### flow/design.v
module clock_gen(CLK, RESET_N, CLK_FT, CLK_DC, CLK_EX, CLK_WB);
    input          CLK;
    input          RESET_N;
    output         CLK_FT;
    output         CLK_DC;
    output         CLK_EX;
    output         CLK_WB;
    reg            CLK_FT;
    reg            CLK_DC;
    reg            CLK_EX;
    reg            CLK_WB;
    reg [1:0]      COUNT;
    always@(posedge CLK) begin
        if(RESET_N == 1'b0) begin
            COUNT  <= 2'b00;
            CLK_FT <= 0;
            CLK_DC <= 0;
            CLK_EX <= 0;
            CLK_WB <= 0;
        end else begin
        COUNT <= COUNT + 2'b01;
        if(COUNT == 2'b00) begin
            CLK_FT <= 1;
            CLK_DC <= 0;
            CLK_EX <= 0;
            CLK_WB <= 0;
        end 
        else if(COUNT == 2'b01) begin
            CLK_FT <= 0;
            CLK_DC <= 1;
            CLK_EX <= 0;
            CLK_WB <= 0;
        end 
        else if(COUNT == 2'b10) begin
            CLK_FT <= 0;
            CLK_DC <= 0;
            CLK_EX <= 1;
            CLK_WB <= 0;
        end 
        else if(COUNT == 2'b11) begin
            CLK_FT <= 0;
            CLK_DC <= 0;
            CLK_EX <= 0;
            CLK_WB <= 1;
        end
        end
    end
endmodule
module fetch(CLK, CLK_FT, PROM_DATA, PROM_OUT);
    input         CLK;
    input         CLK_FT;
    input [14:0]  PROM_DATA;
    output [14:0] PROM_OUT;
    reg [14:0]    PROM_OUT;
    always@(posedge CLK) begin
        if(CLK_FT)
            PROM_OUT <= PROM_DATA;
    end
endmodule  
module decode(CLK, CLK_DC, PROM_OUT, OP_CODE, OP_DATA);
    input        CLK;
    input        CLK_DC;
    input [14:0] PROM_OUT;
    output [3:0] OP_CODE;
    output [7:0] OP_DATA;
    reg [3:0]    OP_CODE;
    reg [7:0]    OP_DATA;
    always@(posedge CLK) begin
        if(CLK_DC) begin
        OP_CODE <= PROM_OUT[14:11];
        OP_DATA <= PROM_OUT[7:0];
        end
    end
endmodule  
module reg_dc(CLK, CLK_DC, N_REG_IN, REG_0, REG_1, REG_2, REG_3, REG_4, REG_5,
              REG_6, REG_7, N_REG_OUT, REG_OUT);
    input         CLK;
    input         CLK_DC;
    input [2:0]   N_REG_IN;
    input [15:0]  REG_0;
    input [15:0]  REG_1;
    input [15:0]  REG_2;
    input [15:0]  REG_3;
    input [15:0]  REG_4;
    input [15:0]  REG_5;
    input [15:0]  REG_6;
    input [15:0]  REG_7;
    output [2:0]  N_REG_OUT;
    output [15:0] REG_OUT;
    reg [2:0]     N_REG_OUT;
    reg [15:0]    REG_OUT;
    always@(posedge CLK) if(CLK_DC) begin
        N_REG_OUT <= N_REG_IN;
        case(N_REG_IN)
            3'b000: REG_OUT <= REG_0;
            3'b001: REG_OUT <= REG_1;
            3'b010: REG_OUT <= REG_2;
            3'b011: REG_OUT <= REG_3;
            3'b100: REG_OUT <= REG_4;
            3'b101: REG_OUT <= REG_5;
            3'b110: REG_OUT <= REG_6;
            3'b111: REG_OUT <= REG_7;
        endcase  
    end
endmodule  
module ram_dc(CLK, CLK_DC, RAM_AD_IN, RAM_0, RAM_1, RAM_2, RAM_3, RAM_4, RAM_5,
              RAM_6, RAM_7, IO65_IN, RAM_AD_OUT, RAM_OUT);
    input         CLK;
    input         CLK_DC;
    input [7:0]   RAM_AD_IN;
    input [15:0]  RAM_0;
    input [15:0]  RAM_1;
    input [15:0]  RAM_2;
    input [15:0]  RAM_3;
    input [15:0]  RAM_4;
    input [15:0]  RAM_5;
    input [15:0]  RAM_6;
    input [15:0]  RAM_7;
    input [15:0]  IO65_IN;
    output [7:0]  RAM_AD_OUT;
    output [15:0] RAM_OUT;
    reg [7:0]     RAM_AD_OUT;
    reg [15:0]    RAM_OUT;
    always@(posedge CLK) if(CLK_DC) begin
        RAM_AD_OUT <= RAM_AD_IN;
        case(RAM_AD_IN)
            8'h00: RAM_OUT <= RAM_0;
            8'h01: RAM_OUT <= RAM_1;
            8'h02: RAM_OUT <= RAM_2;
            8'h03: RAM_OUT <= RAM_3;
            8'h04: RAM_OUT <= RAM_4;
            8'h05: RAM_OUT <= RAM_5;
            8'h06: RAM_OUT <= RAM_6;
            8'h07: RAM_OUT <= RAM_7;
            8'h40: RAM_OUT <= IO65_IN;
            default: RAM_OUT <= 16'hFFFF;
        endcase
    end
endmodule  
module exec(CLK, CLK_EX, RESET_N, OP_CODE, REG_A, REG_B, OP_DATA, RAM_OUT, P_COUNT,
            REG_IN, RAM_IN, REG_WEN, RAM_WEN, HALT);
    input         CLK;
    input         CLK_EX;
    input         RESET_N;
    input [3:0]   OP_CODE;
    input [15:0]  REG_A;
    input [15:0]  REG_B;
    input [7:0]   OP_DATA;
    input [15:0]  RAM_OUT;
    output [7:0]  P_COUNT;
    output [15:0] REG_IN;
    output [15:0] RAM_IN;
    output        REG_WEN;
    output        RAM_WEN;
    output        HALT;
    reg [7:0]     P_COUNT;
    reg [15:0]    REG_IN;
    reg [15:0]    RAM_IN;
    reg           REG_WEN;
    reg           RAM_WEN;
    reg           CMP_FLAG;
    reg           HALT;
    always@(posedge CLK) begin
        if(RESET_N == 1'b0) begin
            P_COUNT <= 0;
            CMP_FLAG <= 0;
            REG_WEN <= 0;
            RAM_WEN <= 0;
            HALT <= 0;
        end else if(CLK_EX) begin
            case(OP_CODE)
                4'h0: begin      
                    REG_IN  <= REG_B;
                    REG_WEN <= 1;
                    RAM_WEN <= 0;
                    P_COUNT <= P_COUNT + 8'h01;
                end
                4'h1: begin      
                    REG_IN  <= REG_A + REG_B;
                    REG_WEN <= 1;
                    RAM_WEN <= 0;
                    P_COUNT <= P_COUNT + 8'h01;
                end
                4'h2: begin      
                    REG_IN  <= REG_A - REG_B;
                    REG_WEN <= 1;
                    RAM_WEN <= 0;
                    P_COUNT <= P_COUNT + 8'h01;
                end
                4'h3: begin      
                    REG_IN  <= REG_A & REG_B;
                    REG_WEN <= 1;
                    RAM_WEN <= 0;
                    P_COUNT <= P_COUNT + 8'h01;
                end
                4'h4: begin      
                    REG_IN  <= REG_A | REG_B;
                    REG_WEN <= 1;
                    RAM_WEN <= 0;
                    P_COUNT <= P_COUNT + 8'h01;
                end
                4'h5: begin      
                    REG_IN  <= (REG_A << 1);
                    REG_WEN <= 1;
                    RAM_WEN <= 0;
                    P_COUNT <= P_COUNT + 8'h01;
                end
                4'h6: begin      
                    REG_IN  <= (REG_A >> 1);
                    REG_WEN <= 1;
                    RAM_WEN <= 0;
                    P_COUNT <= P_COUNT + 8'h01;
                end
                4'h7: begin      
                    REG_IN  <= ((REG_A >> 1) | REG_A & 16'h8000);
                    REG_WEN <= 1;
                    RAM_WEN <= 0;
                    P_COUNT <= P_COUNT + 8'h01;
                end 
                4'h8: begin      
                    REG_IN  <= {REG_A[15:8], OP_DATA};
                    REG_WEN <= 1;
                    RAM_WEN <= 0;
                    P_COUNT <= P_COUNT + 8'h01;
                end
                4'h9: begin      
                    REG_IN  <= {OP_DATA, REG_A[7:0]};
                    REG_WEN <= 1;
                    RAM_WEN <= 0;
                    P_COUNT <= P_COUNT + 8'h01;
                end
                4'hA: begin      
                    CMP_FLAG <= REG_A == REG_B ? 1'b1 : 1'b0;
                    REG_WEN  <= 0;
                    RAM_WEN  <= 0;
                    P_COUNT <= P_COUNT + 8'h01;
                end
                4'hB: begin      
                    REG_WEN <= 0;
                    RAM_WEN <= 0;
                    P_COUNT <= CMP_FLAG ? OP_DATA : P_COUNT + 8'h01;
                end
                4'hC: begin      
                    REG_WEN <= 0;
                    RAM_WEN <= 0;
                    P_COUNT <= OP_DATA;
                end
                4'hD: begin      
                    REG_IN  <= RAM_OUT;
                    REG_WEN <= 1;
                    RAM_WEN <= 0;
                    P_COUNT <= P_COUNT + 8'h01;
                end
                4'hE: begin      
                    RAM_IN  <= REG_A;
                    REG_WEN <= 0;
                    RAM_WEN <= 1;
                    P_COUNT <= P_COUNT + 8'h01;
                end
                4'hF: begin      
                    REG_WEN <= 0;
                    RAM_WEN <= 0;
                    HALT <= 1;
                end
            endcase  
        end  
    end  
endmodule  
module reg_wb(CLK, CLK_WB, RESET_N, N_REG, REG_IN, REG_WEN, REG_0, REG_1, REG_2,
              REG_3, REG_4, REG_5, REG_6, REG_7);
    input         CLK;
    input         CLK_WB;
    input         RESET_N;
    input [2:0]   N_REG;
    input [15:0]  REG_IN;
    input         REG_WEN;
    output [15:0] REG_0;
    output [15:0] REG_1;
    output [15:0] REG_2;
    output [15:0] REG_3;
    output [15:0] REG_4;
    output [15:0] REG_5;
    output [15:0] REG_6;
    output [15:0] REG_7;
    reg [15:0]    REG_0;
    reg [15:0]    REG_1;
    reg [15:0]    REG_2;
    reg [15:0]    REG_3;
    reg [15:0]    REG_4;
    reg [15:0]    REG_5;
    reg [15:0]    REG_6;
    reg [15:0]    REG_7;
    always@(posedge CLK) begin
        if(RESET_N == 1'b0) begin
            REG_0 <= 0;
            REG_1 <= 0;
            REG_2 <= 0;
            REG_3 <= 0;
            REG_4 <= 0;
            REG_5 <= 0;
            REG_6 <= 0;
            REG_7 <= 0;
        end else if(CLK_WB) begin
            if(REG_WEN) begin
                case(N_REG)
                    3'h0: REG_0 <= REG_IN;
                    3'h1: REG_1 <= REG_IN;
                    3'h2: REG_2 <= REG_IN;
                    3'h3: REG_3 <= REG_IN;
                    3'h4: REG_4 <= REG_IN;
                    3'h5: REG_5 <= REG_IN;
                    3'h6: REG_6 <= REG_IN;
                    3'h7: REG_7 <= REG_IN;
                endcase  
            end  
        end  
    end  
endmodule  
module ram_wb(CLK, CLK_WB, RESET_N, RAM_ADDR, RAM_IN, RAM_WEN, RAM_0, RAM_1, RAM_2, RAM_3,
              RAM_4, RAM_5, RAM_6, RAM_7, IO64_OUT);
    input         CLK;
    input         CLK_WB;
    input         RESET_N;
    input [7:0]   RAM_ADDR;
    input [15:0]  RAM_IN;
    input         RAM_WEN;
    output [15:0] RAM_0;
    output [15:0] RAM_1;
    output [15:0] RAM_2;
    output [15:0] RAM_3;
    output [15:0] RAM_4;
    output [15:0] RAM_5;
    output [15:0] RAM_6;
    output [15:0] RAM_7;
    output [15:0] IO64_OUT;
    reg [15:0]    RAM_0;
    reg [15:0]    RAM_1;
    reg [15:0]    RAM_2;
    reg [15:0]    RAM_3;
    reg [15:0]    RAM_4;
    reg [15:0]    RAM_5;
    reg [15:0]    RAM_6;
    reg [15:0]    RAM_7;
    reg [15:0]    IO64_OUT;
    always@(posedge CLK) begin
        if(RESET_N == 1'b0) begin
            RAM_0 <= 0;
            RAM_1 <= 0;
            RAM_2 <= 0;
            RAM_3 <= 0;
            RAM_4 <= 0;
            RAM_5 <= 0;
            RAM_6 <= 0;
            RAM_7 <= 0;
            IO64_OUT <= 0;
        end else if(CLK_WB && RAM_WEN) begin
            case(RAM_ADDR)
                8'h0: RAM_0 <= RAM_IN;
                8'h1: RAM_1 <= RAM_IN;
                8'h2: RAM_2 <= RAM_IN;
                8'h3: RAM_3 <= RAM_IN;
                8'h4: RAM_4 <= RAM_IN;
                8'h5: RAM_5 <= RAM_IN;
                8'h6: RAM_6 <= RAM_IN;
                8'h7: RAM_7 <= RAM_IN;
                8'h40: IO64_OUT <= RAM_IN;
            endcase  
        end  
    end  
endmodule  
module cpu15(CLK, RESET_N, IO65_IN, IO64_OUT, PROM_ADDR, PROM_DATA, HALT);
    input         CLK;
    input         RESET_N;
    input [15:0]  IO65_IN;
    output [15:0] IO64_OUT;
    output [7:0]  PROM_ADDR;
    input [14:0]  PROM_DATA;
    output        HALT;
    wire          CLK_FT;
    wire          CLK_DC;
    wire          CLK_EX;
    wire          CLK_WB;
    wire [7:0]    P_COUNT;
    wire [14:0]   PROM_OUT;
    wire [3:0]    OP_CODE;
    wire [7:0]    OP_DATA;
    wire [15:0]   REG_0;
    wire [15:0]   REG_1;
    wire [15:0]   REG_2;
    wire [15:0]   REG_3;
    wire [15:0]   REG_4;
    wire [15:0]   REG_5;
    wire [15:0]   REG_6;
    wire [15:0]   REG_7;
    wire [2:0]    N_REG_A;
    wire [2:0]    N_REG_B;
    wire [15:0]   REG_A;
    wire [15:0]   REG_B;
    wire [15:0]   RAM_0;
    wire [15:0]   RAM_1;
    wire [15:0]   RAM_2;
    wire [15:0]   RAM_3;
    wire [15:0]   RAM_4;
    wire [15:0]   RAM_5;
    wire [15:0]   RAM_6;
    wire [15:0]   RAM_7;
    wire [7:0]    RAM_ADDR;
    wire [15:0]   RAM_OUT;
    wire [15:0]   REG_IN;
    wire [15:0]   RAM_IN;
    wire          REG_WEN;
    wire          RAM_WEN;
    clock_gen C1(CLK, RESET_N, CLK_FT, CLK_DC, CLK_EX, CLK_WB);
    assign PROM_ADDR = P_COUNT;
    fetch C2(CLK, CLK_FT, PROM_DATA, PROM_OUT);
    decode C3(CLK, CLK_DC, PROM_OUT, OP_CODE, OP_DATA);
    reg_dc C4(CLK, CLK_DC, PROM_OUT[10:8], REG_0, REG_1, REG_2, REG_3, REG_4, REG_5,
              REG_6, REG_7, N_REG_A, REG_A);
    reg_dc C5(CLK, CLK_DC, PROM_OUT[7:5], REG_0, REG_1, REG_2, REG_3, REG_4, REG_5,
              REG_6, REG_7, N_REG_B, REG_B);
    ram_dc C6(CLK, CLK_DC, PROM_OUT[7:0], RAM_0, RAM_1, RAM_2, RAM_3, RAM_4, RAM_5,
              RAM_6, RAM_7, IO65_IN, RAM_ADDR, RAM_OUT);
    exec C7(CLK, CLK_EX, RESET_N, OP_CODE, REG_A, REG_B, OP_DATA, RAM_OUT, P_COUNT,
            REG_IN, RAM_IN, REG_WEN, RAM_WEN, HALT);
    reg_wb C8(CLK, CLK_WB, RESET_N, N_REG_A, REG_IN, REG_WEN, REG_0, REG_1, REG_2,
              REG_3, REG_4, REG_5, REG_6, REG_7);
    ram_wb C9(CLK, CLK_WB, RESET_N, RAM_ADDR, RAM_IN, RAM_WEN, RAM_0, RAM_1, RAM_2, RAM_3,
              RAM_4, RAM_5, RAM_6, RAM_7, IO64_OUT);
endmodule  
### flow/run.sh
#!/bin/bash
# the make line also repeats each setting of config.mk as NAME=value (left out here)
make -C /OpenROAD-flow-scripts/flow DESIGN_CONFIG=/design/flow/config.mk WORK_HOME=/design/flow/orfs CLKGATE_MAP_FILE= finish
### flow/config.mk
export PLATFORM = sky130hd
export DESIGN_NAME = cpu15
export DESIGN_NICKNAME = cpu15
export VERILOG_FILES = /design/flow/design.v
export SDC_FILE = /design/flow/constraint.sdc
export NUM_CORES = 4
export LEC_CHECK = 0
export ABC_AREA = 1
export CAP_MARGIN = 20
export CORE_MARGIN = 2
export CORE_UTILIZATION = 72
export CTS_CLUSTER_DIAMETER = 231
export CTS_CLUSTER_SIZE = 13
export PLACE_DENSITY_LB_ADDON = 0.21
export SETUP_SLACK_MARGIN = 0.18
export SLEW_MARGIN = 40
### flow/constraint.sdc
create_clock -name core_clock -period 2.02 [get_ports {CLK}]
set_input_delay 0.4040 -clock core_clock [delete_from_list [all_inputs] [get_ports {CLK}]]
set_output_delay 0.4040 -clock core_clock [all_outputs]
set_load 0.01 [all_outputs]
==> run summary, run 1 <==
Implementation results

The pre-placement core utilization is 0.730. The tool reported: "[ERROR GRT-0232] Routing congestion too high. Check the congestion heatmap in the GUI". The number of buffers created by CTS is 36. The mapped netlist covers 19600 um2. Counting distinct cell types in the post-synthesis netlist gives 49.

The standard cell core area is 26900 um2. The clock net in this run drives a total of 400 sinks. The chip occupies roughly 29000 um2. Once placement completed, the tool counted placed cells totaling ~2900.

The main area contributors are dfxtp_1 30%, edfxtp_1 17%, nand2_1 7.0%, a21oi_1 6.1%, o21ai_0 5.7%. The mean area per synthesized cell is 8.02 um2. When the netlist entered floorplanning its net count stood at roughly 2500. Routability-driven placement finished with a final weighted congestion of between 1 and 1.5. In this run the number of H-tree levels came out at 2. Counting instances in the post-synthesis netlist gives the leading cell types as 368 x nand2_1, 290 x dfxtp_1, 281 x inv_1, 249 x nor2_1, 240 x a21oi_1. The number of buffers inserted by port buffering is 57. The total overflow left after global routing is 4402.

The floorplan step set the die height to 169 um. The main flop type is dfxtp_1. The synthesis report gives the async set-or-reset register share as 0. The synthesis stat section lists a flop and latch total of 400. The number of hold buffers added after cts is 0. The yosys stat chip area is around 20000 um2. Among the non-sequential cells, AND-OR/OR-AND gates take the most area.

The area share of xor/xnor cells in the synthesized design is 0.00179. The cell taking the most area after synthesis is dfxtp_1. The run ended at global routing. Per Yosys stat, the portion of area used by sequential elements is 0.464. The flow did not finish. The count of warnings emitted by yosys is 8. The placed wire-length estimate after detailed placement is 46200 um. The root buffer cell chosen for the clock tree is clkbuf_16. Per the synthesis report, the adder-cell share of the synthesized area is 0.0377. The area share of and/or/nand/nor cells after synthesis is 0.180. The die is 169 um wide.

Per the synthesis report, the AND-OR/OR-AND share of the synthesized area is 0.226. The multiplexer share of the synthesized area is 0. The synthesized design contains 110 enable-type register cells. The maximum clock path buffer count is 3.

The synthesized instance count is 2446. The report lists the number of standard-cell rows as 60. In this run the count of I/O pins placed on the die edge is roughly 58. Summed over all routing layers, the global router reports a total usage of 1.19. The count of instantiated cells in the yosys netlist is 2446. In the post-synthesis netlist, the cell with the most instances is nand2_1. The fraction of synthesized cell area taken by the top area cell type is 0.296.
==> per-layer routing <==
layer / GRT usage / GRT overflow
met5: 0.894 / 40
met4: 1.27 / 794
met3: 0.979 / 262
met2: 1.53 / 2986
met1: 1.02 / 320
==> per-stage QoR <==
step	hold slack (ns)	total power [mW]	TNS, ns	instance area (um2)	setup WS (ns)
floorplan	0.400	8.90	0	19700	0.173
CTS	0.422	15.6	0	23700	0.0665
global placement	0.445	9.21	-0.00994	21500	-0.00994
detailed placement	0.460	9.25	-0.225	21500	-0.0614
==> timing repair <==
item                       in CTS
setup buffers                  53
resized                       188
setup endpoints to repair      76
hold endpoints to repair        0
pin swaps                      44
cloned                          4
==> inputs of run 2 (changes only) <==
- CTS_CLUSTER_DIAMETER: 231 -> not set
- CTS_CLUSTER_SIZE: 13 -> not set
- SETUP_SLACK_MARGIN: 0.18 -> 0.49
- SLEW_MARGIN: 40 -> 20
- clock period: 2.02 -> 2.68 ns (I/O delays scaled with it)
==> run 2 against run 1 <==
Net effect: the run again fails in global routing; synthesized cell count did not move; synthesized area is the same; die area did not move.
==> run summary, run 2 <==
Implementation results

The flow did not finish. It got as far as global routing and failed there. In this run the cell area of the synthesized design comes to 19600 um2. According to the dpl log, the detail-placed design has an HPWL of between 40000 and 50000 um. The count of warnings emitted by yosys is 8.

The area share of and/or/nand/nor cells after synthesis is 0.180. Hold repair after CTS inserted 0 buffers. The horizontal die dimension is 169 um. Per the synthesis report, the dominant area consumer among library cells is dfxtp_1.

After its last routability iteration, the placer logged a weighted congestion of 0.967. After synthesis, the cell types taking the most area are dfxtp_1 30%, edfxtp_1 17%, nand2_1 7.0%, a21oi_1 6.1%, o21ai_0 5.7%. Yosys reported a register bit count of 400.

After synthesis, the chip area reported by Yosys is 19600 um2. 58 I/O pins were placed. Including well taps, the total number of placed cells is 2783. The async set or reset register ratio after synthesis is 0. The report lists the number of standard-cell rows as 60. The chip occupies around 29000 um2.

The floorplan step set the die height to 169 um. In the Yosys report the total cell count is about 2400. Synthesis instantiated between 40 and 50 different standard cells from the library. The share of the Yosys chip area taken by registers is 0.464. Per the CTS log, the root buffer master is clkbuf_16. The multiplexer share of the synthesized area is 0. The number of sinks handled by clock tree synthesis is 400. The net count of the mapped netlist is approximately 2500. The pre-placement core utilization is 0.730.

The H-tree was split into 2 levels. The synthesized design contains between 100 and 150 enable-type register cells. The maximum clock path buffer count is 3.

The CTS report gives the tree buffer count as 40. The arithmetic-cell share of the synthesized area counting full adders, half adders and majority gates is 0.0377. Per the post-synthesis stats, the area per cell is 8.02 um2. The main flop type is dfxtp_1. The area fraction in compound gates after synthesis is 0.226.

The synthesis stats list as the most numerous cell nand2_1. The cell-mix breakdown from Yosys lists the XOR/XNOR area share as 0.00179. In this run the standard cell core region covers 26900 um2.

The fraction of synthesized cell area taken by the top area cell type is 0.296. The commonest cells after synthesis are 368 x nand2_1, 290 x dfxtp_1, 281 x inv_1, 249 x nor2_1, 240 x a21oi_1. In this run the tool buffered the top-level ports with roughly 57 buffer cells.

In the synthesized netlist, the dominant kind of combinational cell is AND-OR/OR-AND gates. The synthesized instance count is 2446.
## run 2: per-stage QoR
step | setup WS (ns) | hold WS (ns) | cell area [um2] | power (mW) | utilization
after floorplan | 0.545 | 0.400 | 19600 | 6.70 | -
after global placement | 0.239 | 0.448 | 20600 | 6.91 | 0.765
after detailed placement | 0.236 | 0.453 | 20600 | 6.93 | 0.765
after CTS | 0.385 | 0.437 | 22000 | 12.7 | 0.818
## run 2: repair_timing
item | 4_1_cts
cloned | 0
endpoints found under the hold margin | 0
endpoints found under the setup margin | 55
buffers inserted | 4
gates resized | 14
==> inputs of run 3 (changes only) <==
- ABC_AREA: 1 -> not set
- CORE_UTILIZATION: 72 -> 63
- PLACE_DENSITY_LB_ADDON: 0.21 -> not set
- SETUP_SLACK_MARGIN: 0.49 -> not set
- clock period: 2.68 -> 3.65 ns (I/O delays scaled with it)
==> run 3 against run 2 <==
Net effect: the run now finishes clean; synthesized area is 7.6% higher; synthesized cell count decreased by 0.25%; die area up 22%.
==> run summary, run 3 <==
Notes on the physical design

Per the finish-stage timing summary, setup violations number 0. In this run the tightest slew margin relative to its limit is 0.213. The share of total power dissipated in sequential elements is 0.492.

The flow ran to the end and the layout has no timing, DRC or antenna violations. Looking at the post-CTS report, the setup buffer insertion count equals 0. The fraction of the cycle the final worst path needs is 0.847.

Per the post-CTS timing run, clock transition at the registers of the reported paths is approximately 0.07 ns. The final total negative setup slack is 0 ns. The number of different library cells used by synthesis comes to 74. Leaving out buffers and inverters, the combinational logic in the layout accounts for approximately 11000 um2. In this run, the synthesized area fraction spent on and/or/nand/nor cells is recorded as 0.188. The pre-placement core utilization is 0.635. The area fraction of the largest cell type after synthesis is 0.275.

The main flop type is dfxtp_1. TritonCTS built the clock tree. The peak clock frequency supported by timing is 324 MHz. The total die size is 35000 um2. Switching power as a fraction of the total was reported as 0.244. For reference, the top cells by area after synthesis are dfxtp_1 27%, edfxtp_1 16%, nand2_1 11%, a21boi_0 9.3%, mux4_2 3.7%. Of the synthesized area, sequential elements account for 0.431. CTS placed an instance of clkbuf_16 at the clock tree root.

In this run, the number of DRC markers left after iteration 0 of detailed routing was 2512. The sum of routed wire segments on met1 is 27600 um. The initial antenna violation count is 1. The diode insertion count for antenna repair is 0.

After detailed routing, the met3 layer carries 7870 um of wire. Clock tree synthesis inserted a total of approximately 43 buffers. The count of nets left with antenna violations once routing finished came out at 0. Counting every instance in the synthesized netlist gives about 2400. The combinational group share of total power is 0.068. In this run, the synthesized area fraction spent on xor and xnor cells is recorded as 0.000829. The reported combinational group power is 649 uW.

The horizontal die dimension is 187 um. Clock tree synthesis found a total of around 400 sinks. The report puts the cell count of the worst reg-to-reg path at 9. Per the GRT congestion report, total overflow comes to 0. The worst setup path is of the flop to flop kind. The area occupied by registers is 9110 um2. Among all stages on the critical path, the largest delay is contributed by ha_1. The power per cell area is 409 nW/um2. Max fanout on the critical path was recorded as 10. The netlist area before placement is approximately 21000 um2. For reference, the final report shows the hold violation count at 0. The number of hold buffers added after cts is 0.

Per the synthesis report, the AND-OR/OR-AND share of the synthesized area is 0.218. The net switching power figure is 2.32 mW. Of all flip-flops after synthesis, the portion carrying an async set or reset was 0. The post-synthesis cell type with the largest instance count is nand2_1. The startpoint of the worst register-to-register path is C4.REG_OUT[7]. The highest cell delay on the worst timing path is about 0.52 ns. In this run the worst setup path begins at C4.REG_OUT[7].

TritonRoute reported its final design rule violation total as 0. The top routing layer in use is met4. The number of global-route vias before repair was 17600.

The routed design could run at a clock period as short as a little over 3 ns. The type of element capturing the critical path is a flop. The detailed router reports a met2 wire length of 30600 um.

The cell type group with the largest total delay on the critical path is AND-OR/OR-AND gates. The flop-to-flop setup slack is about 0.56 ns. The number of maximum-capacitance violations recorded for the run is 0.

The flop and latch count out of synthesis is 400. The clock distribution power is 4.17 mW. The buffering stage count on the worst path with inverters included is 2. The required time of the critical path is 3.92 ns. Warnings raised by the tools during the run amount to 68. The maximum number of pins on one net before global-route repair is 266. The timing report lists the critical path depth as 9 cells. The average wire length per cell after detail routing is around 24 um. The actual transition at the worst max-transition pin is approximately 1.2 ns. The first global-routing pass estimated 106000 um of wire. In this run the critical register-to-register path is captured at C7.REG_IN[11]. Across the VDD grid, the largest voltage drop is 0.382 mV. The final weighted congestion of routability-driven global placement is between 0.9 and 1. The count of instantiated cells in the yosys netlist is 2440.

The mean area per synthesized cell is 8.66 um2. The fill cell total of the finished layout is between 2000 and 3000. Listed in order, past its start point the critical path passes inv_1 > ha_1 > inv_1 > a21oi_1 > o21ai_0 > a22oi_1 > mux2_2 > a22oi_1 > a32oi_1.

The group that draws the most power in this run is sequential cells. The synthesis log from Yosys contains 8 warnings. dfxtp_1 takes more of the synthesized area than any other cell. The final hold slack is 0.436 ns. Total power for the finished layout comes to 9.50 mW.

The standard cell core area is 33300 um2. between 50 and 60 I/O pins were placed. In the placement report, post-DP HPWL is listed as 46100 um. The leakage power in the latest report is just under 8 nW. The worst setup path is launched from a flop.

Total global-route track usage over all layers is 0.389. The maximum clock path buffer count is 3. The net count of the mapped netlist is 2531.

The number of buffers inserted by port buffering is 57. Pins over their slew limit in the final report were tallied at 0. The internal portion of total power is 7.19 mW. The level count of the clock H-tree is 2. The yosys stat chip area is 21100 um2. The power in sequential cells is 4.68 mW. The number of iterations in the first detailed-routing pass is 8. The quantity of gates resized following cts is 0.

The vertical die dimension is 187 um. On the final layout, the worst clock skew is 0.0358 ns. In this run the layout overhead on the synthesized area is reported as 9.90%. The main logic family after synthesis is AND-OR/OR-AND gates. The clock latency of the later-clocked register in the worst-skew pair is 0.57 ns. STA lists the startpoint of the worst hold path as C2.PROM_OUT[14]. In the hold timing report, the worst path depth is 0.

The average vias per placed instance is roughly 6.5. The detailed router reported a total wirelength of roughly 70000 um. The arrival time at the worst endpoint is 3.36 ns. Yosys mapped a number of flops with a built-in enable equal to 110. Per the detail_route report, the via count comes to 18700. Sorting the synthesized cells by how often they occur yields 632 x nand2_1, 290 x dfxtp_1, 261 x a21boi_0, 151 x clkbuf_1, 130 x nor2_1. The timing endpoint of the critical path is C7.REG_IN[11]. Setup repair after global routing left no endpoint under its margin. The path class of the tightest hold or removal check is flop to flop.

For this run, the post-layout net count is 2484. The number of rows in the core area is about 67. Summing all multiplexer cells gives an area fraction of 0.0773.

The terminating pin of the worst hold path is C3.OP_CODE[3]. The portion of total power attributed to the clock network is 0.439. The arithmetic-cell share of the synthesized area counting full adders, half adders and majority gates is 0.0351.
## run 3: final cells by class
class                   instances  share of cell area
clock buffers                  66              0.0531
clock inverters                11             0.00383
inverters                      69              0.0112
multi-input cells            1772               0.474
flip-flops and latches        400               0.392
well taps                     448              0.0241
repair buffers                107              0.0413
## run 3: stage by stage
stage | std cells | setup slack, ns | instance area (um2) | utilization
floorplan | 2440 | 0.721 | 21100 | -
global placement | 2796 | 0.721 | 21900 | 0.658
detailed placement | 2796 | 0.656 | 21900 | 0.658
CTS | 2873 | 0.627 | 23200 | 0.697
global route | 2873 | 0.355 | 23200 | 0.698
finish | 2873 | 0.559 | 23200 | 0.698
## run 3: metal layers
layer | global-route usage | up-vias
met4 | 0.156 | 0
met3 | 0.0655 | 235
met5 | 0 | -
li1 | - | 8408
met2 | 0.603 | 1223
met1 | 0.544 | 8842
==> inputs of run 4 (changes only) <==
- CORE_UTILIZATION: 63 -> 72
- PLACE_DENSITY_LB_ADDON: not set -> 0.21
- SLEW_MARGIN: 20 -> 40
- clock period: 3.65 -> 7.88 ns (I/O delays scaled with it)
==> run 4 against run 3 <==
Net effect: utilization is 10 points higher; die area is 12% lower; critical path depth is the same; register-to-register slack improved by 4.1 ns; fmax decreased by 2.6%; cell area decreased by 0.93%; critical endpoint is now C7.REG_IN[13]; largest power group unchanged.
==> run summary, run 4 <==
Notes on the physical design

In this run, power in flip-flops and latches comes to 2.15 mW. The number of maximum-capacitance constraint violations is 0. The tally of unique sky130hd cells used after synthesis is about 74.

The launch point of the worst min-delay path is recorded as C2.PROM_OUT[11]. The required time of the critical path is 8.19 ns. The flop and latch count out of synthesis is around 400. Grouping stages by cell kind, the critical path spends the most delay in AND-OR/OR-AND gates.

The net switching power in the latest report is 1.06 mW. The yosys stat chip area is 21100 um2. The number of buffers inserted by port buffering is 57. STA classifies the critical path endpoint as a flop. The launch point of the worst register-to-register path is recorded as C4.REG_OUT[4].

Together, buffers and inverters on the worst path number 2. No sink is reached through more buffers than the 3 on the longest clock path. The setup path with the least slack is of type flop to flop. The horizontal die dimension is about 180 um. The worst VDD IR drop from the latest analysis is a little over 0.2 mV.

The pre-placement core utilization is 0.734. The tool warning count is 68. The internal portion of total power is 3.36 mW. Hold is met by 0.424 ns. During synthesis, Yosys emitted a total of 8 warnings.

The number of setup buffers added after CTS is 0. The first global-routing pass estimated 102000 um of wire. The final timing report derives a shortest allowable period of 3.17 ns. The relative slew slack is 0.358. Based on the critical path, the design can be clocked at up to 315 MHz.

The worst-case setup slack after placement is 4.85 ns. The post-route core utilization is 0.799. Per STA, the library cell used most along the worst path is inv_1.

The number of remaining DRC errors is 0. Of the total synthesized cell area, the portion taken by AND-OR and OR-AND cells is 0.218. The overall fraction of global-route tracks in use is 0.429. Including well taps, the total number of placed cells is 2704. The share of total power dissipated in the clock network is 0.445. In the synthesized netlist the async set-or-reset flop fraction comes to 0. The number of cells on the worst reg-to-reg path is 9.

The highest cell delay on the worst timing path is 0.53 ns. The finished cells cover 23000 um2. Of the post-synthesis cell area, the dominant cell type holds 0.275. The worst hold-check path type is flop to flop. The fraction of the cycle the final worst path needs is 0.403. The area share of xor/xnor cells in the synthesized design is 0.000829. The highest-power group is sequential cells. The instance area at placement is 21600 um2.

After routing, the total negative slack on setup checks comes to 0 ns. In this run, the synthesized area fraction spent on adder and majority cells is recorded as 0.0351. The critical path goes through inv_1 > ha_1 > inv_1 > a21oi_1 > o221ai_2 > a22oi_1 > a221oi_1 > or4_1 > o2111ai_1.

The number of global-route vias before repair is 18600. In the routed layout, each cell is associated on average with a via count of 6.89. By area the synthesized netlist is led by dfxtp_1 27%, edfxtp_1 16%, nand2_1 11%, a21boi_0 9.3%, mux4_2 3.7%.

The post-synth count of flops with an enable pin is 110. The chip occupies 30700 um2. According to the finish report, the design has a final net count of 2456. The clock distribution power is approximately 2 mW. In this run, post-CTS repair resized a total of 0 instances. The net count after synthesis is 2531. Looking at the critical path, the single cell with the biggest stage delay is edfxtp_1.

The area share of and/or/nand/nor cells after synthesis is 0.188. The initial antenna violation count was 1. The STA report counts the stages on the worst setup path as 9.

The number of hold buffers added after cts is 0. Compared with the post-synthesis result, the final layout area differs by 8.88%. The iteration-0 DRC count of the detailed router is 2781. After synthesis, the mean cell area works out to 8.66 um2. The power report attributes to the combinational group a share of 0.068.

Entering global routing, the biggest net connects 140 pins. For this design the top-level I/O count stands at 58. In this run the critical register-to-register path is captured at C7.REG_IN[13]. The average wire length per cell after detail routing is 24.1 um. The max-slew violation total from the final report is 0. The most critical setup path has its startpoint at C4.REG_OUT[4]. The final timing report lists clock skew as 0.0201 ns.

The critical path startpoint category is a flop. The run finished with no timing, DRC or antenna violations. The first detailed-routing pass took 6 iterations. The number of buffers created by CTS is 42. For hold timing, the worst endpoint is C3.OP_CODE[0].

The total grt overflow is 0. The leakage component of the power is 7.76 nW. The number of endpoints with negative hold slack in the final report is 0. Of the total power, registers draw 0.487. The final weighted congestion of routability-driven global placement is 0.981. The count of nets left with antenna violations after detail routing is 0.

The fraction of power spent switching nets is 0.240. Counting every sink on the clock net gives 400. Sorting the Yosys area breakdown by cell type puts at the top dfxtp_1.

The synthesis run identifies the leading combinational cell family as AND-OR/OR-AND gates. The arrival time at the worst endpoint is 3.48 ns. The final setup slack of the worst path is between 4 and 5 ns. Per the post-synthesis report, the number of cells in the design is 2440. The clock latency of the later-clocked register in the worst-skew pair is 0.55 ns.

The netlist area before placement is 21100 um2. The fraction of the yosys area taken by sequential cells is 0.431. The post-synthesis cell type with the largest instance count is nand2_1. The number of instances on the worst hold path is 0. Setup repair after global routing left no endpoint under its margin. The timing report gives the clock slew at the launch and capture registers of the worst setup and hold paths as 0.06 ns. Per the CTS log, the maximum H-tree level is 2. The clock tree from TritonCTS is yes. According to the timing report, the critical path is captured at C7.REG_IN[13]. Combinational cells consume a total of 300 uW. The synth_stat.txt file lists the number of cells as ~2400. The maximum fanout along the worst path is 9.

The actual transition at the worst max-transition pin is 0.960 ns. The vias after detailed routing is 19200. Counting instances in the post-synthesis netlist gives the leading cell types as 632 x nand2_1, 290 x dfxtp_1, 261 x a21boi_0, 151 x clkbuf_1, 130 x nor2_1. The number of rows in the core area is 62. The root buffer cell is clkbuf_16. The multiplexer share of the synthesized area is 0.0773. The diode insertion count for antenna repair is 0. After detailed routing, the total wire length is approximately 67000 um. The filler-free cell count of the finished design is 2782. The standard cell core area is roughly 29000 um2.

In this run the register-to-register setup slack is 4.71 ns. The vertical die dimension is 175 um. Power spread over the standard cell area amounts to 192 nW/um2. The completed layout was analyzed and its total power is 4.42 mW. Post-synth the commonest register cell is dfxtp_1.

The HPWL after detailed placement is 42800 um. Per the finish-stage timing summary, setup violations number 0.
## run 4: area by class of cell
| cell class | count | area [um2] |
|---|---|---|
| Clock buffer | 64 | 1190 |
| Clock inverter | 13 | 144 |
| Fill cell | 1946 | 5780 |
| Inverter | 69 | 259 |
| Multi-Input combinational cell | 1772 | 11000 |
| Sequential cell | 400 | 9110 |
| Tap cell | 384 | 480 |
| Timing Repair Buffer | 80 | 763 |
## run 4: routing by layer
layer  vias up  GRT usage  routed length (um)
met5         -          0                  18
met4         2      0.218                3770
met3       332      0.116                9250
met2      1481      0.664               29800
met1      8978      0.557               24200
li1       8378          -                   -
==> inputs of run 5 (changes only) <==
- CORE_UTILIZATION: 72 -> 68
- CTS_CLUSTER_SIZE: not set -> 37
- PLACE_DENSITY_LB_ADDON: 0.21 -> not set
- SETUP_SLACK_MARGIN: not set -> -0.57
- SLEW_MARGIN: 40 -> 20
- clock period: 7.88 -> 6.86 ns (I/O delays scaled with it)
==> run 5 against run 4 <==
Net effect: still clean on timing, DRC and antenna; sequential cell count did not move; worst hold slack better by 0.0073 ns; clock skew is 0.0018 ns lower; largest power group unchanged.
==> run summary, run 5 <==
Notes on the physical design

The number of buffers inserted by port buffering is 57. The capturing point of the worst reg2reg path is C7.REG_IN[13]. After clock tree synthesis, the setup repair step added 0 buffers. The highest-power group is sequential cells.

STA classifies the critical path endpoint as a flop. The reported combinational group power is 346 uW. For this design, the sink count on the clock tree is around 400. The final design instance area without fill is roughly 23000 um2. The flow ran to the end and the layout has no timing, DRC or antenna violations. Setup violations remaining at the end of the flow were counted as 0. The area growth from synthesis to layout is 8.54%. The commonest cells after synthesis are 632 x nand2_1, 290 x dfxtp_1, 261 x a21boi_0, 151 x clkbuf_1, 130 x nor2_1. Looking at the clock tree report, the maximum root-to-sink buffer count equals 3. Recorded from the global router log, the overflow total was 0. Setup repair after global routing left no endpoint under its margin.

The floorplan step set the die width to 180 um. During synthesis, Yosys emitted a total of 8 warnings. Per the detail_route report, DRC violations left total 0. The power report lists cell-internal power as 3.86 mW. The script extracted a total leakage power of 7.75 nW. In this run, CTS created clock tree buffers numbering 42. In the final design database the tool counted 2453 nets. CTS placed an instance of clkbuf_16 at the clock tree root. According to the timing report, the data required time at the worst endpoint equals 7.15 ns. In this run the worst path has a maximum fanout of 9. The synthesized design contains 400 register bits.

For reference, the most critical setup path is categorized as flop to flop. Once placement finished, the instance area stood at 21600 um2. The final total negative setup slack is 0 ns. The most frequent cell on the critical path is inv_1.

Among the non-sequential cells, AND-OR/OR-AND gates take the most area. The cell-mix breakdown from Yosys lists the XOR/XNOR area share as 0.000829. Of the total power, the clock network draws 0.444. The flop-to-flop setup slack is 3.60 ns. Power spread over the standard cell area amounts to 221 nW/um2.

The arrival time at the worst endpoint is 3.55 ns. Across all checked pins, the minimum headroom to the slew limit is 0.244. Counting flops with an async set or reset pin after synthesis yields a share of 0. In this run, synthesis inferred ~110 flip-flops with an integrated enable.

The average wire length per cell after detail routing is 23.8 um. In this design, the largest share of critical-path delay is due to AND-OR/OR-AND gates. The number of cells on the worst reg-to-reg path is 9.

The netlist area before placement is 21100 um2. The critical path startpoint category is a flop. The max-slew violation total from the final report is 0. The yosys stat chip area is 21100 um2. After synthesis, the design contains 2440 cells according to Yosys.

The clock-pin slew of the registers on the worst-case setup and hold paths is 0.06 ns. The placed instance count is 2714. The number of hold buffers added after cts is 0.

Summing all multiplexer cells gives an area fraction of 0.0773. In this run the vertical extent of the chip is about 180 um. The min-delay analysis places its worst path in the category flop to flop. The worst voltage drop across the vdd grid is 0.195 mV. The placed wire-length estimate after detailed placement is around 42000 um. The capture point of the critical path was reported as C7.REG_IN[13].

Per the post-run analysis, buffers plus inverters along the critical path come to 2. The area share of and/or/nand/nor cells after synthesis is 0.188. The number of global-route vias before repair is roughly 18000. Synthesis produced a netlist with a net count of around 2500. Dividing the final minimum period by the clock period gives 0.475. The global routing report lists combined usage of all routing layers as 0.398.

The final weighted congestion recorded by global placement is 0.954. The smallest clock period supported by the final layout is computed as 3.26 ns. The diode insertion count for antenna repair is 0. The worst hold path begins at C2.PROM_OUT[14]. Once layout is complete, the cells apart from fillers number 2788. Of the synthesized area, sequential elements account for 0.431. The clock latency of the later-clocked register in the worst-skew pair is 0.55 ns. Looking at the cell usage after synthesis, the top flip-flop cell is dfxtp_1. The count of nets left with antenna violations after detail routing is 0.

The clock distribution power is 2.25 mW. Counting every instance in the synthesized netlist gives 2440. nand2_1 is the most common cell in the netlist. A synthesized cell averages about 8.7 um2. The tally of unique sky130hd cells used after synthesis is 74. The count of pins on the block boundary is 58. The quantity of gates resized following cts is 0. The largest single stage delay on the critical path is 0.50 ns. The iteration count recorded for the first detailed-route pass is 6. The fraction of synthesized cell area taken by the top area cell type is 0.275. Of the total power, registers draw 0.488. The startpoint of the worst register-to-register path is C4.REG_OUT[4].

Entering global routing, the biggest net connects approximately 120 pins. The biggest area contributor in the post-synthesis netlist is dfxtp_1. Per report_power, the Sequential row totals ~2.5 mW. The clock tree skew after final layout is 0.0183 ns. The final hold slack is 0.432 ns. The wire length after detailed routing is 66400 um.

The average vias per placed instance is 6.72. The first-pass GRT wire length is 101000 um. The number of cells on the worst hold path is listed as 0. The standard cell core area is 30600 um2. The script extracted a net switching power of 1.20 mW. Hold analysis lists the worst path endpoint as C3.OP_CODE[3]. Sorting the synthesized cells by area gives the leading types as dfxtp_1 27%, edfxtp_1 16%, nand2_1 11%, a21boi_0 9.3%, mux4_2 3.7%. The chip occupies 32500 um2. The level count of the clock H-tree is 2. The initial antenna violation count is 4. The initialized floorplan defines around 64 standard-cell rows. The launch point of the critical path was reported as C4.REG_OUT[4]. The peak clock frequency supported by timing is a little over 300 MHz.

The pre-placement core utilization is 0.691. The arithmetic-cell share of the synthesized area counting full adders, half adders and majority gates is 0.0351. TritonCTS built the clock tree. The number of endpoints with negative hold slack in the final report is 0. The area fraction in compound gates after synthesis is 0.218. The cell at the slowest stage of the critical path is edfxtp_1.

The run reported a max-capacitance violation count of 0. For reference, the critical path cell chain is inv_1 > ha_1 > inv_1 > a21oi_1 > o221ai_2 > a22oi_1 > a221oi_1 > or4_1 > o2111ai_1. The fraction of power spent switching nets is 0.238. The detailed router finished its first iteration with between 2000 and 3000 violations. The cell depth of the worst setup path is 9.

The combinational group share of total power is 0.068. The number of warnings reported in the stage logs is 68. The actual transition at the worst max-transition pin is 1.13 ns.

The vias after detailed routing is 18700.
run 5: through the flow:
stage / worst slack (ns) / utilization / power [mW]
6_report: 3.60 / 0.750 / 5.07
5_1_grt: 3.45 / 0.750 / 5.17
4_1_cts: 3.74 / 0.749 / 5.04
3_5_place_dp: 3.22 / 0.705 / 2.85
3_3_place_gp: 3.25 / 0.705 / 2.85
2_1_floorplan: 3.64 / - / 2.74
run 5: layout make-up:
type                            instances  area (um2)
Clock inverter                         18         155
Sequential cell                       400        9110
Clock buffer                           56        1190
Fill cell                            2244        7660
Multi-Input combinational cell       1772       11000
Tap cell                              396         495
Inverter                               69         259
Timing Repair Buffer                   77         722
run 5: per-layer routing:
metal	vias to the layer above	share of wire	GRT usage
met5	-	0.0016	0.0193
met4	6	0.042	0.171
met3	231	0.13	0.0920
met2	1250	0.44	0.602
met1	8882	0.39	0.550
li1	8360	-	-
==> inputs of run 6 (changes only) <==
- CORE_UTILIZATION: 68 -> 72
- CTS_CLUSTER_SIZE: 37 -> 48
- PLACE_DENSITY: not set -> 0.35
- SETUP_SLACK_MARGIN: -0.57 -> 0.72
- clock period: 6.86 -> 2.68 ns (I/O delays scaled with it)
==> run 6 against run 5 <==
Net effect: the run now fails in global routing; synthesized area is the same; die area decreased by 5.4%; synthesized cell count did not move.
==> run summary, run 6 <==
Implementation results

The flow did not finish. The failing step is global routing. The tool reported: "[ERROR GRT-0116] Global routing finished with congestion. Check the congestion regions in the DRC Viewer".

The chip area line in the Yosys stat output reads 21100 um2. The number of rows in the core area is 62. Of the total synthesized cell area, the portion taken by XOR and XNOR cells is 0.000829.

The worst-case setup slack after placement is 0.00852 ns. Of the post-synthesis cell area, the dominant cell type holds 0.275. The horizontal die dimension is roughly 180 um. The area share of and/or/nand/nor cells after synthesis is 0.188.

The count of instantiated cells in the yosys netlist is 2440. The synthesis run shows the most used standard cells to be 632 x nand2_1, 290 x dfxtp_1, 261 x a21boi_0, 151 x clkbuf_1, 130 x nor2_1. The core region is roughly 29000 um2. Per the synth stats, the proportion of register bits with asynchronous set or reset is 0. The multiplexer share of the synthesized area is 0.0773. The count of pins on the block boundary is 58. The synthesized instance count is 2440.

The maximum clock path buffer count is 3. The total grt overflow is 49. The synthesized design contains 110 enable-type register cells. The vertical die dimension is approximately 180 um. The overall fraction of global-route tracks in use is 0.789. The arithmetic-cell share of the synthesized area counting full adders, half adders and majority gates is 0.0351. The area fraction in compound gates after synthesis is 0.218. The final weighted congestion of routability-driven global placement is 0.995. The root buffer cell is clkbuf_16. After synthesis, the mean cell area works out to 8.66 um2. The total die size is ~31000 um2. The flop and latch count out of synthesis is 400. Buffers inserted during clock tree synthesis total 40.

The cell taking the most area after synthesis is dfxtp_1. For reference, the top cells by area after synthesis are dfxtp_1 27%, edfxtp_1 16%, nand2_1 11%, a21boi_0 9.3%, mux4_2 3.7%. The pre-placement core utilization is 0.734. The CTS log lists the clock sinks for this run as 400. Synthesis produced a netlist with a net count of approximately 2500. The level count of the clock H-tree is 2. The number of buffers inserted by port buffering is 57.

In the Yosys stats the netlist draws on 74 distinct library cells. Of the combinational cells, the family taking the most area is AND-OR/OR-AND gates. The post-synthesis cell type with the largest instance count is nand2_1. The netlist area before placement is 21100 um2. In the placement report, post-DP HPWL is listed as 48800 um. The fraction of the yosys area taken by sequential cells is 0.431. Yosys printed 8 warnings. The main flop type is dfxtp_1.
[run 6: per-layer routing]
layer,GRT usage,GRT overflow
met4,0.755,22
met5,0.364,0
met1,0.806,0
met2,0.930,26
met3,0.656,1
[run 6: through the flow]
step / total power [mW] / instances / cell area [um2] / utilization / hold WS, ns
floorplan: 7.03 / 2440 / 21400 / - / 0.400
CTS: 13.2 / 2996 / 26500 / 0.921 / 0.294
global placement: 7.39 / 2801 / 22600 / 0.784 / 0.415
detailed placement: 7.41 / 2801 / 22600 / 0.784 / 0.406
[run 6: what timing repair did]
item / CTS
pin swaps: 164
gates resized: 427
hold buffers: 0
endpoints found under the setup margin: 264
cloned: 16
setup buffers: 105
==> inputs of run 7 (changes only) <==
- ABC_AREA: not set -> 1
- CTS_CLUSTER_SIZE: 48 -> not set
- PLACE_DENSITY: 0.35 -> not set
- SETUP_SLACK_MARGIN: 0.72 -> not set
- SLEW_MARGIN: 20 -> 40
- clock period: 2.68 -> 2.28 ns (I/O delays scaled with it)
==> run 7 against run 6 <==
Net effect: the run again fails in global routing; synthesized area fell by 7.1%; synthesized cell count rose by 0.25%; die area fell by 6.9%.
==> run summary, run 7 <==
Implementation results

The level count of the clock H-tree is 2. The flow did not finish. The area fraction of the largest cell type after synthesis is 0.296. The total die size is 28600 um2. nand2_1 is the most common cell in the netlist. During I/O placement, the number of pins put on the boundary was 58. The area share of xor/xnor cells in the synthesized design is 0.00179. The share of the core area taken by cells at floorplan is 0.730. The async set or reset register ratio after synthesis is 0. Input and output buffers added on the ports amount to around 57. Counting instances in the post-synthesis netlist gives the leading cell types as 368 x nand2_1, 290 x dfxtp_1, 281 x inv_1, 249 x nor2_1, 240 x a21oi_1. The standard cell core area is 26900 um2. The multiplexer share of the synthesized area is 0. The area fraction in compound gates after synthesis is 0.226. For this run, the register share of the synthesized area comes to 0.464. The synthesized instance count is about 2400. Sorting the synthesized cells by area gives the leading types as dfxtp_1 30%, edfxtp_1 17%, nand2_1 7.0%, a21oi_1 6.1%, o21ai_0 5.7%.

The floorplan step set the die width to 169 um. The vertical die dimension reported for this design is between 150 and 200 um. The count of warnings emitted by yosys is 8.

When the netlist entered floorplanning its net count stood at 2537. After legalization and detailed placement, the total HPWL measured ~47000 um. Per the TritonCTS log, the buffer count is 40. The main logic family after synthesis is AND-OR/OR-AND gates. The area share of and/or/nand/nor cells after synthesis is 0.180. The synthesized netlist contains about 50 unique library cells. The yosys stat chip area is 19600 um2. The cell taking the most area after synthesis is dfxtp_1. The placed instance count is 2817. The count of instantiated cells in the yosys netlist is 2446.

The number of rows in the core area is 60. The failing step is global routing. Dividing the synthesized area by the synthesized cell count gives approximately 8 um2. The flop and latch count out of synthesis is around 400. In this run, the synthesized area fraction spent on adder and majority cells is recorded as 0.0377.

Looking at the clock tree report, the root buffer type is clkbuf_16. The final weighted congestion of routability-driven global placement is 1.00. In the synthesized netlist the dominant register cell turns out to be dfxtp_1. The mapped netlist covers 19600 um2.

The maximum clock path buffer count is 3. TritonCTS reports the number of clock sinks as around 400. The post-synth tally of flip-flops with integrated enable is 110.
==> run 7: what timing repair did <==
action,4_1_cts
hold buffers,0
resized,1
endpoints found under the setup margin,1
cloned,0
setup buffers,0
==> run 7: per-stage QoR <==
step	cell area, um2	hold slack, ns	util	worst slack [ns]
global placement	20900	0.440	0.779	0.111
floorplan	19600	0.400	-	0.0173
CTS	22300	0.239	0.829	0.00179
detailed placement	20900	0.453	0.779	0.106
==> inputs of run 8 (changes only) <==
- ABC_AREA: 1 -> not set
- CORE_UTILIZATION: 72 -> 63
- SLEW_MARGIN: 40 -> 20
- clock period: 2.28 -> 3.73 ns (I/O delays scaled with it)
==> run 8 against run 7 <==
Net effect: the run now finishes clean; synthesized cell count shrank 0.25%; die area increased by 22%; synthesized area grew 7.6%.
==> run summary, run 8 <==
Notes on the physical design

The end-of-flow timing check tallies setup violations at 0. After synthesis, the design contains 2440 cells according to Yosys. After layout, the worst setup slack is around 0.7 ns.

The maximum number of pins on one net before global-route repair is 158. The relative slew slack is 0.231. The number of buffers inserted by port buffering is 57. The flop and latch count out of synthesis is roughly 400. The mean area per synthesized cell is ~8.7 um2. CTS reports a maximum clock tree buffer depth of 3.

The fraction of synthesized cell area taken by the top area cell type is 0.275. The actual transition at the worst max-transition pin is 1.15 ns. The vertical die dimension is 187 um. Looking at the reg2reg group, the worst path starts from C4.REG_OUT[7].

Detailed placement ended at an HPWL of 46000 um. The final total negative setup slack is 0 ns. The worst hold path terminates at C3.OP_CODE[2]. The fill cell total of the finished layout is approximately 2600. The tally of unique sky130hd cells used after synthesis is between 70 and 80. The fraction of the yosys area taken by sequential cells is 0.431.

The count of pins on the block boundary is 58. The number of instances on the worst hold path is 0. The final timing report lists a max-slew violation count of 0.

The arrival time at the worst endpoint is 3.30 ns. Along the worst path, the maximum fanout reaches 10. On the reported timing paths, the clock transition at the registers reads roughly 0.060 ns. The share of total power dissipated in sequential elements is 0.465.

The worst-case setup slack after placement is around 0.84 ns. Ranked by total cell area, the synthesized netlist is headed by dfxtp_1 27%, edfxtp_1 16%, nand2_1 11%, a21boi_0 9.3%, mux4_2 3.7%. The final weighted congestion recorded by global placement is 0.995. In the post-synthesis netlist, the cell with the most instances is nand2_1. The floorplan has 67 rows. The number of global-route vias before repair is about 18000. Looking at the clock tree report, the root buffer type is clkbuf_16.

The finished design was reported to have a net count of 2478. The multi-input combinational cells in the finished layout cover a total of roughly 11000 um2. STA classifies the critical path endpoint as a flop. The min-delay analysis places its worst path in the category flop to flop.

The flow ran to the end and the layout has no timing, DRC or antenna violations. The area recorded from the Yosys report for this design is roughly 21000 um2. The buffering stage count on the worst path with inverters included is 2. The netlist area before placement is 21100 um2. On the critical path, the stage with the largest delay is an instance of ha_1. Looking at the group totals, the largest power group turns out to be the clock network.

The diode insertion count for antenna repair is 0. The script computed the net switching share of total power as 0.239. In the setup report, the worst path falls into the class flop to flop.

Summed over all instances, the cell type with the most area after synthesis is dfxtp_1. The launching instance or port of the critical path is C4.REG_OUT[7]. The number of iterations in the first detailed-routing pass is 6. Setup repair after global routing left no endpoint under its margin. The number of maximum-capacitance constraint violations is 0.

The number of cells on the worst reg-to-reg path is 9. The iteration-0 DRC count of the detailed router is 2245. The overall fraction of global-route tracks in use is 0.392. The synthesized instance count is between 2000 and 2500. The async set or reset register ratio after synthesis is 0. The wire length after detailed routing is 69500 um. The filler-free cell count of the finished design is roughly 2900. The layout report lists the combined flip-flop and latch area as about 9100 um2. TritonCTS reports the number of clock sinks as 400. Warnings reported by Yosys during synthesis add up to 8.

Post-route period utilization is reported as 0.809. The average wire length per cell after detail routing is between 20 and 25 um. The cell-mix breakdown from Yosys lists the adder-cell area share as 0.0351. Total power normalized to cell area comes to 421 nW/um2. Of the total power, the clock network draws 0.472. The clock latency of the later-clocked register in the worst-skew pair is 0.59 ns. The power in sequential cells is ~4.6 mW. The number of hold buffers added after cts is 0. The clock distribution power is 4.64 mW.

Per the synthesis report, the simple-gate share of the synthesized area is 0.188. The power report attributes to the combinational group a share of 0.064. The total die size is 35000 um2. For reference, the critical path cell chain is inv_1 > ha_1 > inv_1 > a21oi_1 > o21ai_0 > a22oi_1 > mux2_2 > a22oi_1 > a32oi_1.

In the power breakdown, the internal column shows 7.49 mW. The clock tree from TritonCTS is yes. Relative to the synthesized area, the layout overhead comes to 10.6%. In the floorplan report the effective utilization is 0.635. The first-pass GRT wire length is between 100000 and 150000 um. In the synthesized netlist, the cells that appear most often are 632 x nand2_1, 290 x dfxtp_1, 261 x a21boi_0, 151 x clkbuf_1, 130 x nor2_1. Summed over all combinational cells, the power is 625 uW.

The capturing point of the worst reg2reg path is C7.REG_IN[11]. Static timing analysis puts the maximum clock frequency at 332 MHz. After detailed placement, the design holds a cell count of 2789.

At floorplan, the net count of the design was reported as 2531. The area share of xor/xnor cells in the synthesized design is 0.000829. The standard cell core area is 33300 um2. Post-synth the commonest register cell is dfxtp_1. The level count of the clock H-tree is 2. The cell type group with the largest total delay on the critical path is AND-OR/OR-AND gates. The number of endpoints with negative hold slack in the final report is 0. The net switching power figure is 2.36 mW. STA classifies the critical path startpoint as a flop.

The horizontal die dimension is 187 um. The highest cell delay on the worst timing path is 0.49 ns. In this run, synthesis inferred 110 flip-flops with an integrated enable. Between clock sinks in the finished design, the worst skew comes to 0.0259 ns. The required time of the critical path is 4.02 ns.

Per the detail_route report, vias per standard cell equal 6.53. The routed layout reports a DRC error count of 0. The worst voltage drop across the vdd grid is roughly 0.37 mV.

The quantity of gates resized following cts is 0. In this run, the synthesized area fraction spent on AND-OR/OR-AND gates is recorded as 0.218. The flop-to-flop setup slack is between 0.7 and 0.8 ns. The timing endpoint of the critical path is C7.REG_IN[11]. Post-CTS timing repair inserted 0 buffers for setup.

The vias after detailed routing is 18700. For this run the aggregate overflow at the end of global routing stands at 0. The leakage component of the power is 7.94 nW. The tool warning count is 68. The main logic family after synthesis is AND-OR/OR-AND gates. The critical path runs through a total of 9 cells. Per the TritonCTS log, the buffer count is about 44.

The initial antenna violation count is 3. The worst hold path begins at C2.PROM_OUT[13]. Yosys reports the multiplexer fraction of the synthesized area as 0.0773. The count of nets left with antenna violations after detail routing is 0. The routed design could run at a clock period as short as 3.02 ns.
run 8: routing by layer:
layer | global-route usage | share of wire
met2 | 0.598 | 0.44
met4 | 0.172 | 0.044
met3 | 0.0968 | 0.12
met1 | 0.531 | 0.39
met5 | 0 | 0
run 8: stage by stage:
step | hold WS, ns | utilization | power, mW | area, um2
after floorplan | 0.400 | - | 5.04 | 21100
after global placement | 0.414 | 0.656 | 5.27 | 21800
after detailed placement | 0.413 | 0.656 | 5.27 | 21800
final | 0.422 | 0.702 | 9.85 | 23400
after CTS | 0.423 | 0.702 | 9.82 | 23400
after global routing | 0.436 | 0.702 | 10.0 | 23400
run 8: layout make-up:
cell class | instances | share of cell area
multi-input combinational | 1772 | 0.471
sequential | 400 | 0.390
clock buffer | 54 | 0.0509
timing repair buffer | 100 | 0.0394
tap | 448 | 0.0240
clock inverter | 26 | 0.0143
inverter | 69 | 0.0111
==> inputs of run 9 (changes only) <==
- ABC_AREA: not set -> 1
- CAP_MARGIN: 20 -> 10
- CELL_PAD_IN_SITES_DETAIL_PLACEMENT: not set -> 0
- CORE_ASPECT_RATIO: not set -> 1.05
- CORE_UTILIZATION: 63 -> 72
- CTS_CLUSTER_DIAMETER: not set -> 189
- CTS_CLUSTER_SIZE: not set -> 14
- GPL_ROUTABILITY_DRIVEN: not set -> 1
- GPL_TIMING_DRIVEN: not set -> 1
- PLACE_DENSITY_LB_ADDON: not set -> 0.2
- SETUP_SLACK_MARGIN: not set -> 0.5
- SLEW_MARGIN: 20 -> 40
- TNS_END_PERCENT: not set -> 100
- clock period: 3.73 -> 2.55 ns (I/O delays scaled with it)
==> run 9 against run 8 <==
Net effect: now fails the layout checks on negative setup slack; clock power grew 12%; clock-buffer cell count grew 1; setup slack lost 0.72 ns; highest routed layer is now met5.
==> run summary, run 9 <==
Notes on the physical design

The worst setup path is captured at a flop. The core region is approximately 27000 um2. The detailed placer reported the number of placed instances as roughly 2800.

Per the OpenROAD power report, switching power amounts to approximately 3.1 mW. The synthesized instance count is 2446. The number of remaining DRC errors is 0. The cell type group with the largest total delay on the critical path is AND-OR/OR-AND gates. The terminating pin of the worst hold path is C1.COUNT[1]. The worst setup path is launched from a flop. The global routing report lists combined usage of all routing layers as 0.505. The buffering stage count on the worst path with inverters included is 2. For this run, the register share of the synthesized area comes to 0.464. The portion of total power attributed to the clock network is 0.416. The filler-free cell count of the finished design is 2905.

The worst register-to-register path has a depth of 6. The instance area at placement is 20600 um2. The skew report gives the latency at the later pin of the worst-skew pair as 0.58 ns.

CTS saw 400 sinks. The total grt overflow is 0. The combinational power reported by the tool is 658 uW.

The average wire length per cell after detail routing is 28.0 um. The number of setup violations in the final report is 1. The number of hold buffers added after cts is 0. The worst hold-check path type is primary input to flop. The combinational group share of total power is 0.053. Entering global routing, the biggest net connects 129 pins. The final timing report derives a shortest allowable period of between 2 and 3 ns. The root buffer cell is clkbuf_16.

By count the netlist is led by 368 x nand2_1, 290 x dfxtp_1, 281 x inv_1, 249 x nor2_1, 240 x a21oi_1. No sink is reached through more buffers than the 3 on the longest clock path. The gate-level netlist out of Yosys references 49 unique cell types. The worst-case setup slack after placement is roughly 0.26 ns. The cell at the slowest stage of the critical path is o22ai_1.

For reference, the post-synthesis area per instance comes to 8.02 um2. The net count of the mapped netlist is 2537. For flop-to-flop paths, the worst setup slack is -0.009 ns.

The number of buffers created by CTS is 34. The actual transition at the worst max-transition pin is 0.921 ns. Setup repair after global routing could not meet its margin everywhere.

Warnings raised by the tools during the run amount to 69. The clock tree from TritonCTS is yes. Synthesis inferred 400 register bits. The number of maximum-capacitance constraint violations is 0. The relative slew slack is 0.380. The required time at the worst endpoint is listed as about 2.9 ns. After synthesis, the cell types taking the most area are dfxtp_1 30%, edfxtp_1 17%, nand2_1 7.0%, a21oi_1 6.1%, o21ai_0 5.7%.

The script computed a power per unit cell area of 553 nW/um2. With fillers left out, the area of the finished cells amounts to 22500 um2. The fraction of the cycle the final worst path needs is 1.00. The number of global-route vias before repair came to around 20000. The most frequent cell on the critical path is buf_4. In this run the layout overhead on the synthesized area is reported as 14.7%.

The pre-antenna-repair detailed-routing pass consisted of 17 iterations. The number of instances on the worst hold path is 3. The final timing report gives a worst setup slack of -0.00950 ns. The first global-routing pass estimated 110000 um of wire. The synthesis report names the predominant flop master as dfxtp_1.

Wires add up to between 80000 and 90000 um. Static timing analysis puts the maximum clock frequency at a little under 400 MHz. The iteration-0 DRC count of the detailed router is 5441. The number of cells reported by Yosys stat comes to about 2400.

The internal portion of the total power is 9.33 mW. The maximum fanout along the worst path is 19. At the end of the flow, the number of nets in the layout was approximately 2600. The final total negative setup slack is -0.00950 ns. The vertical die dimension is 173 um. The initial antenna violation count was 8. The category of the most critical setup path is flop to flop. The level count of the clock H-tree is 2. The post-synth tally of flip-flops with integrated enable is around 110. The number of endpoints with negative hold slack in the final report is 0. The count of pins on the block boundary is 58. The highest cell delay on the worst timing path is 0.67 ns. Per the OpenROAD floorplan log, the width of the die is roughly 170 um. The multiplexer share of the synthesized area is 0. The clock tree skew after final layout is 0.0647 ns. The count of warnings emitted by yosys is 8. According to the timing report, the arrival time at the worst endpoint equals between 2 and 3 ns. The vias after detailed routing is 21600. For this run, asynchronously set or reset flops after synthesis account for 0. The overall die size recorded for this design is 28600 um2.

The fraction of power spent switching nets is 0.251. Per the OpenROAD power report, leakage power amounts to 8.46 nW. The launch point of the critical path was reported as C2.PROM_OUT[5]. The clock distribution power is 5.18 mW. Failing layout checks were recorded as negative setup slack. The script logs the ratio of routed vias to standard cells as 7.44. The timing endpoint of the critical path is C5.REG_OUT[6]. The final weighted congestion of routability-driven global placement is 0.972. The number of rows in the core area is 61.

By instance count, the leading cell after synthesis is nand2_1. Nets still carrying antenna violations after routing amount to 0. The highest-power group is sequential cells. In this run, the synthesized area fraction spent on adder and majority cells is recorded as 0.0377. The capturing point of the worst reg2reg path is C5.REG_OUT[6]. The run finished, with violations left. Of the total synthesized cell area, the portion taken by AND-OR and OR-AND cells is 0.226. Sequential cells consume a total of 6.62 mW. The worst voltage drop across the vdd grid is 0.667 mV. The area share of xor/xnor cells in the synthesized design is 0.00179. STA lists the startpoint of the worst hold path as RESET_N.

The placed wire-length estimate after detailed placement is 44100 um. The area share of and/or/nand/nor cells after synthesis is 0.180. Buffers placed on the I/O ports in this run total 57.

The cell taking the most area after synthesis is dfxtp_1. The part of the total power dissipated in sequential elements is 0.532. The fraction of synthesized cell area taken by the top area cell type is 0.296. In this run the critical path is formed by buf_4 > nand3_1 > buf_4 > o22ai_1 > nor2_1 > o211ai_1. Among the non-sequential cells, AND-OR/OR-AND gates take the most area.

The cell depth of the worst setup path is 6. The clock-pin slew of the registers on the worst-case setup and hold paths is 0.09 ns. At the floorplan stage, the core utilization is reported as 0.737. The yosys stat chip area is 19600 um2.

The max-slew violation total from the final report is 0. Summing every instance area after synthesis gives 19600 um2. The startpoint of the worst register-to-register path is C2.PROM_OUT[5].

The post-route core utilization is 0.845.
==> run 9: area by class of cell <==
class	instances	area, um2
repair inverters	2	10.0
repair buffers	177	1630
inverters	309	1190
flip-flops and latches	400	9120
clock inverters	3	37.5
clock buffers	55	951
well taps	346	433
fillers	1390	4120
multi-input cells	1608	9130
diodes	5	12.5
==> run 9: repair_timing <==
| item | 4_1_cts | 5_1_grt |
|---|---|---|
| endpoints found under the setup margin | 71 | 122 |
| endpoints found under the hold margin | 0 | 0 |
| setup buffers | 27 | 25 |
| pin swaps | 10 | 25 |
| gates resized | 54 | 84 |
| gates cloned | 0 | 2 |
==> run 9: per-layer routing <==
metal,global-route usage,part of all wire
met4,0.302,0.11
met3,0.167,0.17
met5,0,0.00020
met1,0.635,0.31
met2,0.754,0.41
==> run 9: per-stage QoR <==
step           total power, mW  hold slack, ns
2_1_floorplan             7.05           0.400
3_3_place_gp              7.26           0.430
3_5_place_dp              7.28           0.423
4_1_cts                   12.1           0.445
5_1_grt                   12.5           0.449
6_report                  12.5           0.437
Power is estimated from default activity; no workload was simulated.
